Design battleship, start of the top module:
module battleship(
input wire clk,
input wire rst,  
input wire ARDUINO_A0,    
input wire ARDUINO_A1,    
input wire ARDUINO_A2,    
input wire ARDUINO_A3,    
output reg ARDUINO_IO0,   
output reg ARDUINO_IO1,   
output reg ARDUINO_IO2,   
output reg ARDUINO_IO6,   
output reg ARDUINO_IO7,   
output reg ARDUINO_IO8,   
output reg ARDUINO_IO9,   
output reg ARDUINO_IO10,  
output reg ARDUINO_IO11,  
output reg ARDUINO_A4,  
output reg ARDUINO_A5,  
output reg PMOD1_D0_P,  
output reg PMOD1_D0_N,  
output reg PMOD1_D1_P,  
output reg PMOD1_D1_N,  
output reg PMOD1_D2_P,  
output reg PMOD1_D2_N,  
output reg PMOD2_D0_P,  
output reg PMOD2_D0_N,  
output reg PMOD2_D1_P,  
output reg PMOD2_D2_P,  
output reg PMOD2_D2_N,  
output reg PMOD2_D3_P,  
output reg ARDUINO_IO3,   
output reg ARDUINO_IO4,   
output reg ARDUINO_IO5    
);
reg makeBoards;
reg make2DArray;
reg [7:0] playerOneBoard [0:2][0:2];     
reg [1:0] a;  
reg [1:0] b;  
reg [7:0] playerOneSHIPSBoard [0:2][0:2];  
reg [1:0] c;  
reg [1:0] d;  
reg [2:0] numShipsP1;
reg [2:0] hitsP1;
reg [7:0] playerTwoBoard [0:2][0:2];  
reg [1:0] e;  
reg [1:0] f;  
reg [7:0] playerTwoSHIPSBoard [0:2][0:2];  
reg [1:0] g;  
reg [1:0] h;  
reg [2:0] numShipsP2;
reg [2:0] hitsP2;
reg [2:0] playerTurn;
integer i, j;  
reg [3:0] nineStates; 
reg [3:0] nineStates2;
reg [5:0] gameLogicState;
reg [2:0] inputRow;  
reg [2:0] inputCol;  
reg [26:0] customCounter;  
reg customClk; 
reg [26:0] oneSecondCounter;  
reg oneSecondClk; 
reg [1:0] turnOnFirstBoard;
reg [1:0] turnOnSecondBoard;
localparam [26:0] DISP_DIV = 27'd24;
localparam [26:0] GAME_DIV = 27'd1249;
wire customTick    = (customCounter == DISP_DIV) && (customClk == 1'b0);
wire oneSecondTick = (oneSecondCounter == GAME_DIV) && (oneSecondClk == 1'b0);
always@(posedge clk)
begin
if (rst)
    begin
        customClk <= 0;
        customCounter <= 0;
  ...
Size in the first run: ~1500 cells after synthesis, ~190 flip-flops, roughly 32 I/O pins.
clock: 6.47 ns
lec_check: 0
abc_area: 1
cap_margin: 5
cell_pad_in_sites_global_placement: 2
core_aspect_ratio: 0.73
core_margin: 7
core_utilization: 19
cts_cluster_size: 79
place_density_lb_addon: 0.25
setup_slack_margin: 0.36
slew_margin: 20
tns_end_percent: 90
run.sh (not shown) runs the stock make flow with config.mk's settings and CLKGATE_MAP_FILE=.
Rerun with:
==> flow/config.mk (replaced) <==
export PLATFORM = sky130hd
export DESIGN_NAME = battleship
export DESIGN_NICKNAME = battleship
export VERILOG_FILES = /design/flow/design.v
export SDC_FILE = /design/flow/constraint.sdc
export NUM_CORES = 4
export LEC_CHECK = 0
export ABC_AREA = 1
export CAP_MARGIN = 20
export CORE_MARGIN = 2
export CORE_UTILIZATION = 45
export SLEW_MARGIN = 20
==> flow/constraint.sdc (replaced) <==
create_clock -name core_clock -period 1.76 [get_ports {clk}]
set_input_delay 0.3520 -clock core_clock [delete_from_list [all_inputs] [get_ports {clk}]]
set_output_delay 0.3520 -clock core_clock [all_outputs]
set_load 0.01 [all_outputs]
=>
- Now the flow ran to the end with violations: setup timing
- setup slack got worse by 3900 ps
- die area is lower by about 60%
- clock-buffer cell count increases by 2
- final cell count drops by 1.2%
- cell area went up by about 40%
- sequential share of layout area fell by 8.8 points
- area after synthesis does not change


Starting RTL as in the previous note.
Design battleship, start of the top module:
module battleship(
input wire clk,
input wire rst,  
input wire ARDUINO_A0,    
input wire ARDUINO_A1,    
input wire ARDUINO_A2,    
input wire ARDUINO_A3,    
output reg ARDUINO_IO0,   
output reg ARDUINO_IO1,   
output reg ARDUINO_IO2,   
output reg ARDUINO_IO6,   
output reg ARDUINO_IO7,   
output reg ARDUINO_IO8,   
output reg ARDUINO_IO9,   
output reg ARDUINO_IO10,  
output reg ARDUINO_IO11,  
output reg ARDUINO_A4,  
output reg ARDUINO_A5,  
output reg PMOD1_D0_P,  
output reg PMOD1_D0_N,  
output reg PMOD1_D1_P,  
output reg PMOD1_D1_N,  
output reg PMOD1_D2_P,  
output reg PMOD1_D2_N,  
output reg PMOD2_D0_P,  
output reg PMOD2_D0_N,  
output reg PMOD2_D1_P,  
output reg PMOD2_D2_P,  
output reg PMOD2_D2_N,  
output reg PMOD2_D3_P,  
output reg ARDUINO_IO3,   
output reg ARDUINO_IO4,   
output reg ARDUINO_IO5    
);
make LEC_CHECK=0 ABC_AREA=1 CAP_MARGIN=20 CORE_MARGIN=2 CORE_UTILIZATION=68 CTS_CLUSTER_DIAMETER=400 CTS_CLUSTER_SIZE=99 PLACE_DENSITY=0.35 SLEW_MARGIN=20 TNS_END_PERCENT=25 finish   # period 1.76 ns
The first run ended with an error in global routing (5_1_grt) with GRT-0116.
==> next run, changes <==
- CORE_UTILIZATION: 68 -> 64
- CTS_CLUSTER_DIAMETER: 400 -> unset
- CTS_CLUSTER_SIZE: 99 -> unset
- PLACE_DENSITY: 0.35 -> unset
- TNS_END_PERCENT: 25 -> unset
- clock period: 1.76 -> 3.28 ns (I/O delays scaled with it)
Effect: With this change the flow produced a clean layout; synthesized area is unchanged; die size goes up by a few percent; synthesized cell count is unchanged.
==> next run, changes <==
- ABC_AREA: 1 -> unset
- CORE_UTILIZATION: 64 -> 32
- clock period: 3.28 -> 5.26 ns (I/O delays scaled with it)
The changed run finished clean. Cell count decreases by 12%. Utilization decreases by 37 points. Total power goes down by about 40%.
==> next run, changes <==
- CORE_UTILIZATION: 32 -> 71
- clock period: 5.26 -> 4.35 ns (I/O delays scaled with it)
Effect: Routed wire length is higher by 0.33%. Area after synthesis is unchanged. Register-to-register slack is worse by 0.57 ns. Sequential power increases by 20%. Clock skew barely changes. Non-clock buffer count rose by 5. Utilization rises by 44 points. Total power went up by 23%.
==> next run, changes <==
- CORE_UTILIZATION: 71 -> 40
Clock power rose by a few percent.
Cell count goes up by roughly a tenth.
Combinational power climbs slightly.
Routed wire length came out higher slightly.
Via count fell by a few percent.
Register-to-register slack gets better by 0.09 ns.
Total power came out higher slightly.
Die size went up by well over a third.
Final area grows by a few percent.
Maximum frequency grows by a few percent.


## job 6113
Starting RTL as in the previous note.
==> flow/design.v (excerpt) <==
module battleship(
input wire clk,
input wire rst,  
input wire ARDUINO_A0,    
input wire ARDUINO_A1,    
input wire ARDUINO_A2,    
input wire ARDUINO_A3,    
output reg ARDUINO_IO0,   
output reg ARDUINO_IO1,   
output reg ARDUINO_IO2,   
output reg ARDUINO_IO6,   
output reg ARDUINO_IO7,   
output reg ARDUINO_IO8,   
output reg ARDUINO_IO9,   
output reg ARDUINO_IO10,  
output reg ARDUINO_IO11,  
output reg ARDUINO_A4,  
output reg ARDUINO_A5,  
output reg PMOD1_D0_P,  
output reg PMOD1_D0_N,  
output reg PMOD1_D1_P,  
output reg PMOD1_D1_N,  
output reg PMOD1_D2_P,  
output reg PMOD1_D2_N,  
output reg PMOD2_D0_P,  
output reg PMOD2_D0_N,  
output reg PMOD2_D1_P,  
output reg PMOD2_D2_P,  
output reg PMOD2_D2_N,  
output reg PMOD2_D3_P,  
output reg ARDUINO_IO3,   
output reg ARDUINO_IO4,   
output reg ARDUINO_IO5    
);
Settings: LEC_CHECK=0, CAP_MARGIN=20, CORE_ASPECT_RATIO=0.5, CORE_MARGIN=2, CORE_UTILIZATION=40, CTS_CLUSTER_DIAMETER=329, CTS_CLUSTER_SIZE=98, GPL_ROUTABILITY_DRIVEN=0, PLACE_DENSITY=0.47, SLEW_MARGIN=20, TNS_END_PERCENT=55; clock period 5.0 ns.
Per the final summary, job 6113 finished and its layout is clean on timing, DRC and antenna.
Input-level comparison between job 7763 and job 6113:
# job 6113
export LEC_CHECK = 0
export CAP_MARGIN = 20
export CORE_ASPECT_RATIO = 0.5
export CORE_MARGIN = 2
export CORE_UTILIZATION = 40
export CTS_CLUSTER_DIAMETER = 329
export CTS_CLUSTER_SIZE = 98
export GPL_ROUTABILITY_DRIVEN = 0
export PLACE_DENSITY = 0.47
export SLEW_MARGIN = 20
export TNS_END_PERCENT = 55
create_clock -name core_clock -period 5.0 [get_ports {clk}]
# job 7763
export LEC_CHECK = 0
export CAP_MARGIN = 20
export CORE_ASPECT_RATIO = 1.86
export CORE_MARGIN = 2
export CORE_UTILIZATION = 65
export SLEW_MARGIN = 40
create_clock -name core_clock -period 5.0 [get_ports {clk}]
Results
Each of the runs, namely job 6113 and job 7763, reached the end of the flow and came out clean.
Compared job 7763 vs job 6113, and global-route usage is up in job 7763.
Final cell area excluding filler cells: job 7763 vs job 6113 down 1.3%
NOTE non-clock buffer count job 6113->job 7763 increased by a few percent
Combinational power (higher): job 6113
Modified inputs, job 1233 compared to job 7763
# job 7763
export LEC_CHECK = 0
export CAP_MARGIN = 20
export CORE_ASPECT_RATIO = 1.86
export CORE_MARGIN = 2
export CORE_UTILIZATION = 65
export SLEW_MARGIN = 40
create_clock -name core_clock -period 5.0 [get_ports {clk}]
# job 1233
export LEC_CHECK = 0
export CAP_MARGIN = 20
export CORE_ASPECT_RATIO = 1.77
export CORE_MARGIN = 2
export CORE_UTILIZATION = 40
export CTS_CLUSTER_DIAMETER = 175
export CTS_CLUSTER_SIZE = 98
export PLACE_DENSITY_LB_ADDON = 0.28
export SLEW_MARGIN = 20
create_clock -name core_clock -period 5.0 [get_ports {clk}]
[summary]
Summary of job 1233 over job 7763: post-detailed-routing wire length climbed 2.8%; worst hold-check slack dropped 0.0031 ns; cell internal power dissipation climbed 230 uW; source-to-sink clock delay at the later pin of the worst-skew pair climbed 0.02 ns. NOTE non-clock buffer count job 7763->job 1233 increased by a few percent. Diff job 7763 -> job 1233 | leakage dissipation | increase of 0.000040 uW. Diff job 7763 -> job 1233 | fmax | decrease of 15 MHz.


battleship again, from the RTL that the note above started with.
clock: 2.58 ns
lec_check: 0
abc_area: 1
cap_margin: 20
core_margin: 2
core_utilization: 72
cts_cluster_diameter: 63
cts_cluster_size: 93
max_routing_layer: met4
min_routing_layer: met1
place_density: 0.35
slew_margin: 20
tns_end_percent: 40
The baseline produced a layout that fails on setup timing.
Change:
CORE_ASPECT_RATIO = 1.46   (was not set)
CTS_CLUSTER_DIAMETER = not set   (was 63)
CTS_CLUSTER_SIZE = not set   (was 93)
MAX_ROUTING_LAYER = not set   (was met4)
MIN_ROUTING_LAYER = not set   (was met1)
PLACE_DENSITY = not set   (was 0.35)
TNS_END_PERCENT = not set   (was 40)
clock period = 3.41 ns   (was 2.58 ns; I/O delays follow)
=> This time the run produced a clean layout; clock skew stays flat; global-route usage shrinks by 4.9 points; design area shrinks by 8.9%; synthesized cell count stays the same; non-clock buffer count shrinks by 76; via count shrinks by 13%; setup slack gets better by 0.78 ns; die area hardly moves.
Change:
ABC_AREA = not set   (was 1)
CORE_ASPECT_RATIO = not set   (was 1.46)
CORE_UTILIZATION = 40   (was 72)
clock period = 5.0 ns   (was 3.41 ns; I/O delays follow)
After rerunning:
- non-clock buffer count shrinks by 7
- setup slack improved by 0.51 ns
- wire length shrinks by 16%
- global-route usage shrinks by 18 points
- combinational power shrinks by 56%
- fmax shrinks by 25%
- hold slack stays flat
- clock power shrinks by 32%
- area after synthesis shrinks by 7.1%
- final area shrinks by 6.3%
Change:
CORE_UTILIZATION = 29   (was 40)
clock period = 7.92 ns   (was 5.0 ns; I/O delays follow)
Effect: The new run passed the timing, DRC and antenna checks. Non-clock buffer count drops by 4. Wire length climbs by about 4%. Worst setup slack gets better by 2.8 ns. Count of clock-buffer cells in the layout climbs by 4. Cell count climbs by 8.0%. Clock skew is about the same. Critical path depth stays the same.
Change:
CORE_UTILIZATION = 64   (was 29)
SETUP_SLACK_MARGIN = 0.9   (was not set)
clock period = 3.43 ns   (was 7.92 ns; I/O delays follow)
With this change the flow finished but failed the layout checks on setup timing.
Cell area goes up by 14%.
Total power goes up by 130%.
Clock skew stays flat.
Worst hold slack barely changes.


Starting RTL as in the previous note.
Settings: LEC_CHECK=0, ABC_AREA=0, CAP_MARGIN=20, CORE_ASPECT_RATIO=0.5, CORE_MARGIN=2, CORE_UTILIZATION=68, CTS_CLUSTER_DIAMETER=400, CTS_CLUSTER_SIZE=99, PLACE_DENSITY=0.35, SETUP_SLACK_MARGIN=-0.17, SLEW_MARGIN=20; clock period 1.76 ns.
The starting point never finished: it broke off in clock tree synthesis with DPL-0038.
Change:
Settings changed: ABC_AREA 0 to 1, CORE_ASPECT_RATIO 0.5 to default, CORE_UTILIZATION 68 to 63, CTS_CLUSTER_DIAMETER 400 to 200, PLACE_DENSITY 0.35 to default, SETUP_SLACK_MARGIN -0.17 to default.
The changed run stopped in global routing on DPL-0038. Area after synthesis went up by a little under a tenth. Synthesized cell count rises by a quarter to a third. Die area increases by about a fifth.
Change:
Settings changed: ABC_AREA 1 to default, CORE_UTILIZATION 63 to 69, CTS_CLUSTER_DIAMETER 200 to default, CTS_CLUSTER_SIZE 99 to default.
Clock period 1.76 ns to 3.41 ns, I/O delays scaled along.
Effect: Now the flow produced a clean layout; synthesized area is lower by a little under a tenth; die area is lower by about a fifth; synthesized cell count is lower by about a fifth.
Change:
Settings changed: ABC_AREA from default to 1, CTS_CLUSTER_SIZE from default to 97.
Clock period 3.41 ns to 2.42 ns, I/O delays scaled along.
This time the run ended with an error in global routing on GRT-0232; synthesized area came out higher by 7.6%; die area came out higher by 7.3%; synthesized cell count came out higher by 30%.


battleship again, from the RTL that the note above started with.
Settings: LEC_CHECK=0, ABC_AREA=1, CAP_MARGIN=20, CORE_ASPECT_RATIO=0.5, CORE_MARGIN=2, CORE_UTILIZATION=65, CTS_CLUSTER_DIAMETER=400, CTS_CLUSTER_SIZE=99, PLACE_DENSITY=0.35, SLEW_MARGIN=20; clock period 1.76 ns.
The first run ended with an error in clock tree synthesis.
==> next run, changes <==
CORE_ASPECT_RATIO = unset   (was 0.5)
CORE_UTILIZATION = 55   (was 65)
PLACE_DENSITY = unset   (was 0.35)
Outcome: With this change the flow reached the layout checks and failed them: setup timing; die size climbs by about 17%; synthesized area is unchanged; synthesized cell count is unchanged.
==> next run, changes <==
CORE_UTILIZATION = 63   (was 55)
CTS_CLUSTER_DIAMETER = unset   (was 400)
CTS_CLUSTER_SIZE = unset   (was 99)
clock period = 3.28 ns   (was 1.76 ns; I/O delays follow)
The changed run finished clean.
Sequential power goes down by well over a third.
Via count goes down by about a fifth.
Setup slack gains 1.5 ns.
Worst hold slack gains 0.049 ns.
Routed wire length goes down by a quarter to a third.
Core utilization goes down by 15 points.
Final area goes down by a quarter to a third.


job 9841:
Starting RTL as in the previous note.
export LEC_CHECK = 0
export ABC_AREA = 1
export CAP_MARGIN = 20
export CORE_MARGIN = 2
export CORE_UTILIZATION = 72
export CTS_CLUSTER_DIAMETER = 63
export CTS_CLUSTER_SIZE = 45
export HOLD_SLACK_MARGIN = 0.29
export MAX_ROUTING_LAYER = met4
export MIN_ROUTING_LAYER = met1
export PLACE_DENSITY_LB_ADDON = 0.03
export SETUP_SLACK_MARGIN = 0.84
export SLEW_MARGIN = 20
export TNS_END_PERCENT = 40
create_clock -name core_clock -period 3.02 [get_ports {clk}]
Ran to the end and failed final checks on negative setup slack: job 9841.
The following lists how job 3847 was set up differently from job 9841:
diff --git a/flow/config.mk b/flow/config.mk
--- a/flow/config.mk
+++ b/flow/config.mk
@@ -13,8 +13,7 @@
 export CTS_CLUSTER_SIZE = 45
-export HOLD_SLACK_MARGIN = 0.29
+export HOLD_SLACK_MARGIN = -0.1
 export MAX_ROUTING_LAYER = met4
 export MIN_ROUTING_LAYER = met1
-export PLACE_DENSITY_LB_ADDON = 0.03
-export SETUP_SLACK_MARGIN = 0.84
+export PLACE_DENSITY = 0.35
+export SETUP_SLACK_MARGIN = 0.93
 export SLEW_MARGIN = 20
-export TNS_END_PERCENT = 40
==> flow/constraint.sdc <==
create_clock -name core_clock -period 3.11 [get_ports {clk}]
set_input_delay 0.6220 -clock core_clock [delete_from_list [all_inputs] [get_ports {clk}]]
set_output_delay 0.6220 -clock core_clock [all_outputs]
set_load 0.01 [all_outputs]
- Job 9841 and job 3847 ended up with roughly the same cell count after placement.
- Reported for job 3847 and job 9841, parity-gate share of the synthesized area counting xor and xnor cells turned out identical to the last digit.
- Compared with job 9841, in job 3847 synthesized netlist cell count now sits at about the same level; post-cts repair resize count climbed about 140%; count of pins on the block boundary barely changed.
- Diff job 9841..job 3847 | number of sinks on the clock net | unchanged
- The detailed-placement wirelength estimate in job 3847 sits 95 microns below the value recorded for job 9841.
- Total core area of job 9841 is on par with job 3847.
- Diff job 9841..job 3847 | synthesized net count | negligible
- 5_1_grt: job 3847 exited with error
- Comparing job 9841 with job 3847, the placed standard-cell area came out essentially unchanged.
- For total clock buffers created by CTS, job 9841 and job 3847 come out practically identical.
Relative to job 3847, the following input files were edited for job 2883:
diff --git a/flow/config.mk b/flow/config.mk
--- a/flow/config.mk
+++ b/flow/config.mk
@@ -13,7 +13,6 @@
 export CTS_CLUSTER_SIZE = 45
-export HOLD_SLACK_MARGIN = -0.1
 export MAX_ROUTING_LAYER = met4
 export MIN_ROUTING_LAYER = met1
-export PLACE_DENSITY = 0.35
-export SETUP_SLACK_MARGIN = 0.93
+export PLACE_DENSITY_LB_ADDON = 0.03
 export SLEW_MARGIN = 20
+export TNS_END_PERCENT = 40
==> flow/constraint.sdc <==
create_clock -name core_clock -period 3.02 [get_ports {clk}]
set_input_delay 0.6040 -clock core_clock [delete_from_list [all_inputs] [get_ports {clk}]]
set_output_delay 0.6040 -clock core_clock [all_outputs]
set_load 0.01 [all_outputs]
[flow] job 2883 | stages: complete | final checks: fail | reason: negative setup slack
Changes observed in job 2883 relative to job 3847: die area essentially unchanged, number of hold-repair buffers added at the cts stage closely matched the old numbers, area after synthesis level, number of top-level pins about even, placed wire-length estimate has increased.
Diff job 3847 -> job 2883 | placed instance count | increase of 0.70%
Per the comparison of job 2883 with job 3847, synthesized-area fraction occupied by xor and xnor cells stayed essentially flat; number of nets at floorplan stayed essentially flat; post-CTS setup-driven buffer insertion count fell by 58; count of cells resized by post-cts repair fell by 121; area of the placeable core stayed essentially flat.
Relative to job 2883, the following input files were edited for job 6931:
diff --git a/flow/config.mk b/flow/config.mk
--- a/flow/config.mk
+++ b/flow/config.mk
@@ -12,3 +12,3 @@
 export CTS_CLUSTER_DIAMETER = 63
-export CTS_CLUSTER_SIZE = 45
+export CTS_CLUSTER_SIZE = 15
 export MAX_ROUTING_LAYER = met4
@@ -16,3 +16,3 @@
 export PLACE_DENSITY_LB_ADDON = 0.03
+export SETUP_SLACK_MARGIN = 0.75
 export SLEW_MARGIN = 20
-export TNS_END_PERCENT = 40
==> flow/constraint.sdc <==
create_clock -name core_clock -period 2.52 [get_ports {clk}]
set_input_delay 0.5040 -clock core_clock [delete_from_list [all_inputs] [get_ports {clk}]]
set_output_delay 0.5040 -clock core_clock [all_outputs]
set_load 0.01 [all_outputs]
Notes after the runs:
Going from job 2883 to job 6931, number of I/O pins closely matched the old numbers; mean instance size in the synthesized netlist closely matched the old numbers; placed cell area increased by 710 sq um relative to the old numbers.
NOTE total placed cells including tap cells job 2883->job 6931 increased by a few percent
The overall chip area on job 2883 is in line with that on job 6931.
Comparing job 6931 against job 2883, there is no change at all in basic-gate share of the synthesized area counting and, or, nand and nor cells.
Comparing job 6931 against job 2883, there is no change at all in share of async-settable or async-resettable flops after synthesis.
FAIL job 6931 @ 4_1_cts: tool exited with error
Diff job 2883..job 6931 | chip area from the yosys synthesis statistics | unchanged
Diff job 2883..job 6931 | number of rows in the core area | unchanged
For the routability congestion estimate, job 6931 came in 3.1% higher than job 2883 did.
In job 6931, detailed placer's ending HPWL is higher than in job 2883.
Modified inputs, job 2846 compared to job 6931
diff --git a/flow/config.mk b/flow/config.mk
--- a/flow/config.mk
+++ b/flow/config.mk
@@ -11,8 +11,3 @@
 export CORE_UTILIZATION = 72
-export CTS_CLUSTER_DIAMETER = 63
-export CTS_CLUSTER_SIZE = 15
-export MAX_ROUTING_LAYER = met4
-export MIN_ROUTING_LAYER = met1
-export PLACE_DENSITY_LB_ADDON = 0.03
-export SETUP_SLACK_MARGIN = 0.75
+export CTS_CLUSTER_DIAMETER = 79
 export SLEW_MARGIN = 20
==> flow/constraint.sdc <==
create_clock -name core_clock -period 3.41 [get_ports {clk}]
set_input_delay 0.6820 -clock core_clock [delete_from_list [all_inputs] [get_ports {clk}]]
set_output_delay 0.6820 -clock core_clock [all_outputs]
set_load 0.01 [all_outputs]
==> results <==
- Job 2846 closes out successfully: all stages finished, all timing, DRC and antenna checks passed.
- Number of placed cells counting well taps (higher): job 6931
- Diff job 6931..job 2846 | synthesized cell count | negligible
- Die footprint came out exactly the same in job 2846 and job 6931.
- Compared job 2846 vs job 6931, and final weighted congestion in routability-driven placement is down in job 2846.
- Job 6931 → job 2846: detailed placement HPWL dropped about 11%; area after detailed placement dropped 7.5%.
## Diff of input files: job 8037 against job 2846
diff --git a/flow/config.mk b/flow/config.mk
--- a/flow/config.mk
+++ b/flow/config.mk
@@ -11,3 +11,4 @@
 export CORE_UTILIZATION = 72
-export CTS_CLUSTER_DIAMETER = 79
+export CTS_CLUSTER_DIAMETER = 393
+export CTS_CLUSTER_SIZE = 98
 export SLEW_MARGIN = 20
==> flow/constraint.sdc <==
create_clock -name core_clock -period 2.91 [get_ports {clk}]
set_input_delay 0.5820 -clock core_clock [delete_from_list [all_inputs] [get_ports {clk}]]
set_output_delay 0.5820 -clock core_clock [all_outputs]
set_load 0.01 [all_outputs]
Results
Number of unique standard cell types used by synthesis: job 2846 vs job 8037 identical
What the final checks of job 8037 revealed, after a flow that finished every stage, was a layout that fails on negative setup slack.
Cmp job 8037 and job 2846 / post-detailed-route wirelength per cell / lower: job 2846
Final area in job 8037 is about 6% above job 2846.
Summary of job 8037 over job 2846: sum of negative setup slack shows a reduction of 3.18 ns, hold violation count in the final report about even, part of the cycle the worst path needs increased by 12 points relative to the old numbers.
On multi-input gate share of the layout cell area, job 8037 tracks job 2846 almost exactly.
Comparing job 8037 and job 2846, fraction of area in registers is higher on job 2846.
Power figures rest on the tool's default switching activity, not on a simulated workload.
